== job 674 ==
==> flow/design.v (excerpt) <==
module arm_core (
    input         clk,
    input         rst,
    output [7:0]  imem_addr,
    input  [31:0] imem_data,
    output [5:0]  dmem_addr,
    output [31:0] dmem_wdata,
    output        dmem_we,
    input  [31:0] dmem_rdata,
    output        wb_en,
    output [3:0]  wb_dest,
    output [31:0] wb_value
);
Size in the first run: about 7,100 cells after synthesis, ~800 flip-flops, roughly 150 I/O pins.
clock: 6.58 ns
lec_check: 0
abc_area: 1
cap_margin: 20
core_margin: 2
core_utilization: 72
cts_cluster_size: 95
place_density: 0.4
slew_margin: 20
tns_end_percent: 10
run.sh (not shown) runs the stock make flow with config.mk's settings and CLKGATE_MAP_FILE=.
Job 674 did not make it past 5_1_grt, where a tool error ended it.
Modified inputs, job 5348 compared to job 674
- CORE_UTILIZATION: 72 -> 40
- ABC_AREA: 1 -> unset
- TNS_END_PERCENT: 10 -> unset
- CTS_CLUSTER_SIZE: 95 -> unset
- PLACE_DENSITY: 0.4 -> 0.6
- the clock period (ns, I/O delays scaled along): 6.58 -> 15.7
==> results <==
Of job 674 and job 5348, only job 5348 finishes the flow clean. Job 5348 against job 674: synthesized instance count dropped 27%, chip height climbed 32%, area of the core climbed 0.055 mm^2, AND-OR/OR-AND share of the synthesized area barely changed, quantity of I/O buffers inserted on ports barely changed. Job 5348 vs job 674: chip footprint up by more than half. Job 5348 — combined area of all synthesized cells 2.5% lower, job 674 as reference. Re total of cells resized after clock tree synthesis: job 5348 is 170 down on job 674.

* * *

Starting RTL as in the previous note.
Settings: LEC_CHECK=0, ABC_AREA=1, CAP_MARGIN=20, CELL_PAD_IN_SITES_DETAIL_PLACEMENT=0, CORE_MARGIN=2, CORE_UTILIZATION=67, CTS_CLUSTER_DIAMETER=229, CTS_CLUSTER_SIZE=61, GPL_ROUTABILITY_DRIVEN=1, GPL_TIMING_DRIVEN=1, MAX_ROUTING_LAYER=met4, SETUP_SLACK_MARGIN=3.66, SLEW_MARGIN=20; clock period 13.3 ns.
The first run ended with an error in global routing, error GRT-0116.
Then changed:
==> flow/config.mk (replaced) <==
export PLATFORM = sky130hd
export DESIGN_NAME = arm_core
export DESIGN_NICKNAME = arm_core
export VERILOG_FILES = /design/flow/design.v
export SDC_FILE = /design/flow/constraint.sdc
export NUM_CORES = 4
export LEC_CHECK = 0
export CAP_MARGIN = 20
export CELL_PAD_IN_SITES_DETAIL_PLACEMENT = 0
export CORE_MARGIN = 2
export CORE_UTILIZATION = 66
export CTS_CLUSTER_DIAMETER = 229
export CTS_CLUSTER_SIZE = 61
export GPL_ROUTABILITY_DRIVEN = 1
export GPL_TIMING_DRIVEN = 1
export SETUP_SLACK_MARGIN = -0.73
export SLEW_MARGIN = 20
export TNS_END_PERCENT = 5
==> flow/constraint.sdc (replaced) <==
create_clock -name core_clock -period 9.16 [get_ports {clk}]
set_input_delay 1.8320 -clock core_clock [delete_from_list [all_inputs] [get_ports {clk}]]
set_output_delay 1.8320 -clock core_clock [all_outputs]
set_load 0.01 [all_outputs]
After rerunning:
- The changed run aborted during global routing on GRT-0232
- synthesized cell count decreases by about 27%
- die size drops by about 1%
- synthesized area came out lower by about 2.5%
Then changed:
==> flow/config.mk (replaced) <==
export PLATFORM = sky130hd
export DESIGN_NAME = arm_core
export DESIGN_NICKNAME = arm_core
export VERILOG_FILES = /design/flow/design.v
export SDC_FILE = /design/flow/constraint.sdc
export NUM_CORES = 4
export LEC_CHECK = 0
export CAP_MARGIN = 20
export CORE_MARGIN = 2
export CORE_UTILIZATION = 72
export PLACE_DENSITY_LB_ADDON = 0.24
export SLEW_MARGIN = 20
==> flow/constraint.sdc (replaced) <==
create_clock -name core_clock -period 8.29 [get_ports {clk}]
set_input_delay 1.6580 -clock core_clock [delete_from_list [all_inputs] [get_ports {clk}]]
set_output_delay 1.6580 -clock core_clock [all_outputs]
set_load 0.01 [all_outputs]
The changed run did not get past global routing on GRT-0116.
Synthesized cell count does not change.
Synthesized area stays the same.
Die size falls by 8.2%.

* * *

== P ==
arm_core again, from the RTL that the note above started with.
## arm_core
module arm_core (
    input         clk,
    input         rst,
    output [7:0]  imem_addr,
    input  [31:0] imem_data,
    output [5:0]  dmem_addr,
    output [31:0] dmem_wdata,
    output        dmem_we,
    input  [31:0] dmem_rdata,
    output        wb_en,
    output [3:0]  wb_dest,
    output [31:0] wb_value
);
  wire [31:0] IF_stage_pc_out;
  wire [31:0] IF_stage_instruction_out;
  wire [31:0] branch_address;
  wire EXE_stage_B_out;
  wire hazard_detected;
  IF_Stage IF_Stage_Inst (
    .clk(clk),
    .rst(rst),
    .freeze(hazard_detected),
    .Branch_taken(EXE_stage_B_out),
    .BranchAddr(branch_address),
    .imem_data(imem_data),
    .PC(IF_stage_pc_out),
    .Instruction(IF_stage_instruction_out)
  );
  assign imem_addr = IF_stage_pc_out[7:0];
  wire [31:0] IF_reg_pc_out;
  wire [31:0] IF_reg_instruction_out;
  IF_Stage_Reg IF_Reg_Inst (
    .clk(clk),
    .rst(rst),
    .freeze(hazard_detected),
    .flush(EXE_stage_B_out),
    .PC_in(IF_stage_pc_out),
    .Instruction_in(IF_stage_instruction_out),
    .PC(IF_reg_pc_out),
    .Instruction(IF_reg_instruction_out)
  );
  wire [3:0]  ID_stage_reg_file_dst;
  wire [3:0]  ID_stage_reg_file_src1, ID_stage_reg_file_src2;
  wire [31:0] ID_stage_val_Rn, ID_stage_val_Rm;
  wire [23:0] ID_stage_signed_immediate;
  wire [11:0] ID_stage_shifter_operand;
  wire [3:0]  ID_stage_EX_command_out;
  wire [3:0]  status;
  wire ID_stage_mem_read_out, ID_stage_mem_write_out, ID_stage_WB_en_out,
       ID_stage_Imm_out, ID_stage_B_out, ID_stage_SR_update_out;
  wire [3:0]  WB_Stage_dst_out;
  wire [31:0] WB_Value;
  wire WB_Stage_WB_en_out;
  wire has_src1;
  ID_Stage ID_Stage_Inst (
    .clk(clk),
    .rst(rst),
    .hazard(hazard_detected),
    .Instruction(IF_reg_instruction_out),
    .Dest_wb(WB_Stage_dst_out),
    .Result_WB(WB_Value),
    .writeBackEn(WB_Stage_WB_en_out),
    .SR(status),
    .Dest(ID_stage_reg_file_dst),
    .Val_Rn(ID_stage_val_Rn), .Val_Rm(ID_stage_val_Rm),
    .Signed_imm_24(ID_stage_signed_immediate),
    .Shift_operand(ID_stage_shifter_operand),
    .EXE_CMD(ID_stage_EX_command_out),
  ...
Settings: LEC_CHECK=0, CAP_MARGIN=20, CELL_PAD_IN_SITES_DETAIL_PLACEMENT=1, CELL_PAD_IN_SITES_GLOBAL_PLACEMENT=3, CORE_ASPECT_RATIO=1.28, CORE_MARGIN=2, CORE_UTILIZATION=51, CTS_CLUSTER_SIZE=61, GPL_ROUTABILITY_DRIVEN=1, GPL_TIMING_DRIVEN=1, PLACE_DENSITY_LB_ADDON=0.28, SETUP_SLACK_MARGIN=3.66, SLEW_MARGIN=0; clock period 14.3 ns.
P is listed as incomplete: the tool reported an error in global placement without I/O and the run ended there.
Here is what was changed in the inputs of Q compared with P.
# P
export LEC_CHECK = 0
export CAP_MARGIN = 20
export CELL_PAD_IN_SITES_DETAIL_PLACEMENT = 1
export CELL_PAD_IN_SITES_GLOBAL_PLACEMENT = 3
export CORE_ASPECT_RATIO = 1.28
export CORE_MARGIN = 2
export CORE_UTILIZATION = 51
export CTS_CLUSTER_SIZE = 61
export GPL_ROUTABILITY_DRIVEN = 1
export GPL_TIMING_DRIVEN = 1
export PLACE_DENSITY_LB_ADDON = 0.28
export SETUP_SLACK_MARGIN = 3.66
export SLEW_MARGIN = 0
create_clock -name core_clock -period 14.3 [get_ports {clk}]
# Q
export LEC_CHECK = 0
export CAP_MARGIN = 20
export CORE_MARGIN = 2
export CORE_UTILIZATION = 68
export CTS_CLUSTER_SIZE = 34
export SLEW_MARGIN = 20
create_clock -name core_clock -period 8.29 [get_ports {clk}]
--- outcome ---
Q against P; chip width is down slightly. Per the comparison of Q with P, synthesized area level, floorplan utilization saw an increase, chip area in the Yosys report essentially unchanged. Not one of P and Q finished clean. Flow for P halted at global placement without I/O, error code FLW-0024. For number of synthesized flops with an enable pin, P and Q come out practically identical. Area fraction in full adders, half adders and majority gates: P vs Q, no meaningful difference. Re post-synthesis share of cell area spent on xor and xnor gates: no difference whatsoever between Q and P. For the die footprint, Q came in 25% lower than P did.
Input changes introduced in R (baseline for comparison: Q):
# Q
export LEC_CHECK = 0
export CAP_MARGIN = 20
export CORE_MARGIN = 2
export CORE_UTILIZATION = 68
export CTS_CLUSTER_SIZE = 34
export SLEW_MARGIN = 20
create_clock -name core_clock -period 8.29 [get_ports {clk}]
# R
export LEC_CHECK = 0
export CAP_MARGIN = 20
export CORE_MARGIN = 2
export CORE_UTILIZATION = 68
export CTS_CLUSTER_SIZE = 28
export PLACE_DENSITY = 0.6
export SETUP_SLACK_MARGIN = 4.19
export SLEW_MARGIN = 20
create_clock -name core_clock -period 16.0 [get_ports {clk}]
Results
Each of R and Q falls short of a clean finish.
As the logs show, Q stopped at global routing after a tool error, so it never reached the end of the flow.
Re number of distinct library cells after synthesis: no difference whatsoever between Q and R.
When R is set beside Q, its post-placement worst setup slack turns out to be 3080 ps larger.
The chip width was comparable across R and Q.
Reported for R and Q, vertical die size turned out identical to the last digit.
NOTE placed instance area Q->R decreased by more than 10%

* * *

Setup of v40:
Starting RTL as in the previous note.
Settings: LEC_CHECK=0, ABC_AREA=1, CAP_MARGIN=20, CORE_ASPECT_RATIO=0.7, CORE_MARGIN=2, CORE_UTILIZATION=72, CTS_CLUSTER_DIAMETER=392, CTS_CLUSTER_SIZE=95, PLACE_DENSITY=0.6, SLEW_MARGIN=20; clock period 6.58 ns.
As the logs show, v40 stopped at 5_1_grt after a tool error, so it never reached the end of the flow.
Setup changes, v40 to v44
--- a/flow/config.mk
+++ b/flow/config.mk
@@ -6,11 +6,7 @@
 export NUM_CORES = 4
 export LEC_CHECK = 0
-export ABC_AREA = 1
 export CAP_MARGIN = 20
-export CORE_ASPECT_RATIO = 0.7
 export CORE_MARGIN = 2
-export CORE_UTILIZATION = 72
-export CTS_CLUSTER_DIAMETER = 392
-export CTS_CLUSTER_SIZE = 95
+export CORE_UTILIZATION = 40
 export PLACE_DENSITY = 0.6
 export SLEW_MARGIN = 20
==> flow/constraint.sdc <==
create_clock -name core_clock -period 16.0 [get_ports {clk}]
set_input_delay 3.2000 -clock core_clock [delete_from_list [all_inputs] [get_ports {clk}]]
set_output_delay 3.2000 -clock core_clock [all_outputs]
set_load 0.01 [all_outputs]
## What came out
Status | v40 and v44 | clean except v40. Going from v40 to v44, fraction of the mapped netlist area in compound gates essentially unchanged; routability-driven placement congestion ratio decreased about 20%. The higher synthesized area came out of v40.
> inputs changed (v44 -> v55)
--- a/flow/config.mk
+++ b/flow/config.mk
@@ -8,5 +8,6 @@
 export CAP_MARGIN = 20
 export CORE_MARGIN = 2
-export CORE_UTILIZATION = 40
+export CORE_UTILIZATION = 57
 export PLACE_DENSITY = 0.6
+export SETUP_SLACK_MARGIN = -1.06
 export SLEW_MARGIN = 20
==> flow/constraint.sdc <==
create_clock -name core_clock -period 10.6 [get_ports {clk}]
set_input_delay 2.1200 -clock core_clock [delete_from_list [all_inputs] [get_ports {clk}]]
set_output_delay 2.1200 -clock core_clock [all_outputs]
set_load 0.01 [all_outputs]
==> results <==
Taking v55 as 1.0, v44 lands at 0.909 on final standard cell area without fillers.
[compare] base=v44 new=v55: chip area down about 30%, initial antenna violation count down 1.
Going from v44 to v55, routed wire length went up by 8.5 mm; placement-stage worst setup slack down 2.62 ns; chip width lower.
Apart from v55, each of v44 and v55 ends the flow with a layout that passes the timing, DRC and antenna checks.
v55: complete, dirty (negative setup slack)
#### Input delta (v32 over v55)
--- a/flow/config.mk
+++ b/flow/config.mk
@@ -8,6 +8,5 @@
 export CAP_MARGIN = 20
 export CORE_MARGIN = 2
-export CORE_UTILIZATION = 57
+export CORE_UTILIZATION = 25
 export PLACE_DENSITY = 0.6
-export SETUP_SLACK_MARGIN = -1.06
 export SLEW_MARGIN = 20
==> flow/constraint.sdc <==
create_clock -name core_clock -period 17.5 [get_ports {clk}]
set_input_delay 3.5000 -clock core_clock [delete_from_list [all_inputs] [get_ports {clk}]]
set_output_delay 3.5000 -clock core_clock [all_outputs]
set_load 0.01 [all_outputs]
==> results <==
v32 ran to completion and came out clean on the timing, DRC and antenna checks. Initial antenna violation count: v32 and v55 compared, lower one is v32. Sort v32 and v55 by count of clock-buffer cells in the layout desc -> top: v32. Number of vias per cell down 1.2 in v32 wrt v55. v32 vs. v55: total met2 wirelength after detailed routing went up by 8.1%.
Edits applied to the flow inputs when going from v32 to v58:
--- a/flow/config.mk
+++ b/flow/config.mk
@@ -8,5 +8,5 @@
 export CAP_MARGIN = 20
 export CORE_MARGIN = 2
-export CORE_UTILIZATION = 25
-export PLACE_DENSITY = 0.6
+export CORE_UTILIZATION = 65
+export SETUP_SLACK_MARGIN = 2.08
 export SLEW_MARGIN = 20
==> flow/constraint.sdc <==
create_clock -name core_clock -period 8.29 [get_ports {clk}]
set_input_delay 1.6580 -clock core_clock [delete_from_list [all_inputs] [get_ports {clk}]]
set_output_delay 1.6580 -clock core_clock [all_outputs]
set_load 0.01 [all_outputs]
Results
No final results exist for v58, since it was stopped by error GRT-0116 during 5_1_grt. v58 has area of the chip below what v32 had. Looking at starting density of the core, v58 sits 40 points above v32. Compared v58 against v32; number of hold buffers added after cts within noise. Re boundary pin count: no difference whatsoever between v58 and v32. Taking v32 as 1.0, v58 lands at 0.62 on chip height. In v58, the x dimension of the die came out 170 um below the value in v32. v58 ended up with a higher post-CTS setup-driven buffer insertion count than v32 did.

* * *

== v15 ==
arm_core again, from the RTL that the note above started with.
clock: 9.25 ns
lec_check: 0
cap_margin: 20
core_margin: 2
core_utilization: 58
cts_cluster_diameter: 297
setup_slack_margin: 2.33
slew_margin: 20
tns_end_percent: 5
As the logs show, v15 stopped at global routing (5_1_grt) after a tool error, so it never reached the end of the flow.
## Diff of input files: v49 against v15
Settings: SETUP_SLACK_MARGIN no longer set, was 2.33; CTS_CLUSTER_DIAMETER no longer set, was 297; CORE_UTILIZATION now 70, was 58; TNS_END_PERCENT no longer set, was 5; PLACE_DENSITY now 0.6, previously not set; the clock period (ns, I/O delays scaled along) now 12.5, was 9.25.
### Flow results
- For v49, the flow was terminated by a tool error in global routing (5_1_grt) and produced no final design.
- In v49 relative to v15, count of cells resized by post-cts repair had gone down by more than a quarter.
- Die outline area (v49 / v15): 0.831
- Diff v49 and v15: detailed-placement wirelength estimate lower in v49
- v49 vs v15: overall die height down by a little under 10%
- Diff v15..v49 | maximum level of the CTS H-tree | unchanged
- Compared v49 vs v15, and number of buffers created by CTS is down in v49.
Setup changes, v49 to v45
Settings: putting SETUP_SLACK_MARGIN at 2.13 where nothing was set; swapping 70 for 60 in CORE_UTILIZATION; swapping 12.5 for 8.35 in the clock period (ns, I/O delays scaled along).
[summary]
Flow for v45 halted at global routing (5_1_grt), error code GRT-0116.
Taking v49 as 1.0, v45 lands at 2.0 on total setup buffers inserted after CTS.
Core area ended up about 17% higher on v45 than on v49.
v45 ended with more total CTS buffers than v49.
Higher total placed cells including tap cells among v45 and v49: v45
Going from v49 to v45, setup slack at placement -2150 ps, half-perimeter wire length after detailed placement -0.60%, cell area after placement +2.8%, count of cell types in the netlist ~0 delta, number of resized instances in the post-cts repair step +about 100%.

* * *

## build 62
Starting RTL as in the previous note.
Settings: LEC_CHECK=0, CAP_MARGIN=20, CELL_PAD_IN_SITES_DETAIL_PLACEMENT=2, CELL_PAD_IN_SITES_GLOBAL_PLACEMENT=0, CORE_ASPECT_RATIO=1.25, CORE_MARGIN=8, CORE_UTILIZATION=51, CTS_CLUSTER_DIAMETER=122, CTS_CLUSTER_SIZE=61, GPL_ROUTABILITY_DRIVEN=1, GPL_TIMING_DRIVEN=1, HOLD_SLACK_MARGIN=0.14, PLACE_DENSITY_LB_ADDON=0.28, SETUP_SLACK_MARGIN=3.66, SLEW_MARGIN=0, TNS_END_PERCENT=40; clock period 14.3 ns.
What ended build 62 was a tool error in 3_5_place_dp; the run never finished.
--- input diff build 62..build 42 ---
- CORE_ASPECT_RATIO removed (was 1.25)
- CTS_CLUSTER_SIZE removed (was 61)
- MAX_ROUTING_LAYER newly set to met4
- GPL_ROUTABILITY_DRIVEN removed (was 1)
- SETUP_SLACK_MARGIN removed (was 3.66)
- HOLD_SLACK_MARGIN removed (was 0.14)
- ABC_AREA newly set to 1
- GPL_TIMING_DRIVEN removed (was 1)
- CTS_CLUSTER_DIAMETER removed (was 122)
- CORE_UTILIZATION changed from 51 to 40
- CORE_MARGIN changed from 8 to 5
- TNS_END_PERCENT changed from 40 to 30
- CELL_PAD_IN_SITES_GLOBAL_PLACEMENT changed from 0 to 3
- SLEW_MARGIN changed from 0 to 15
- the clock period (ns, I/O delays scaled along) changed from 14.3 to 11.7
Results
Build 62 has a lower die area than build 42.
Comparing build 62 and build 42, the lower number of nets produced by synthesis is on build 62.
FAIL build 42 @ 5_1_grt: tool exited with error
Build 62 -> build 42: horizontal die size increased by more than 10%
Synthesized area: build 62 and build 42 compared, lower one is build 62
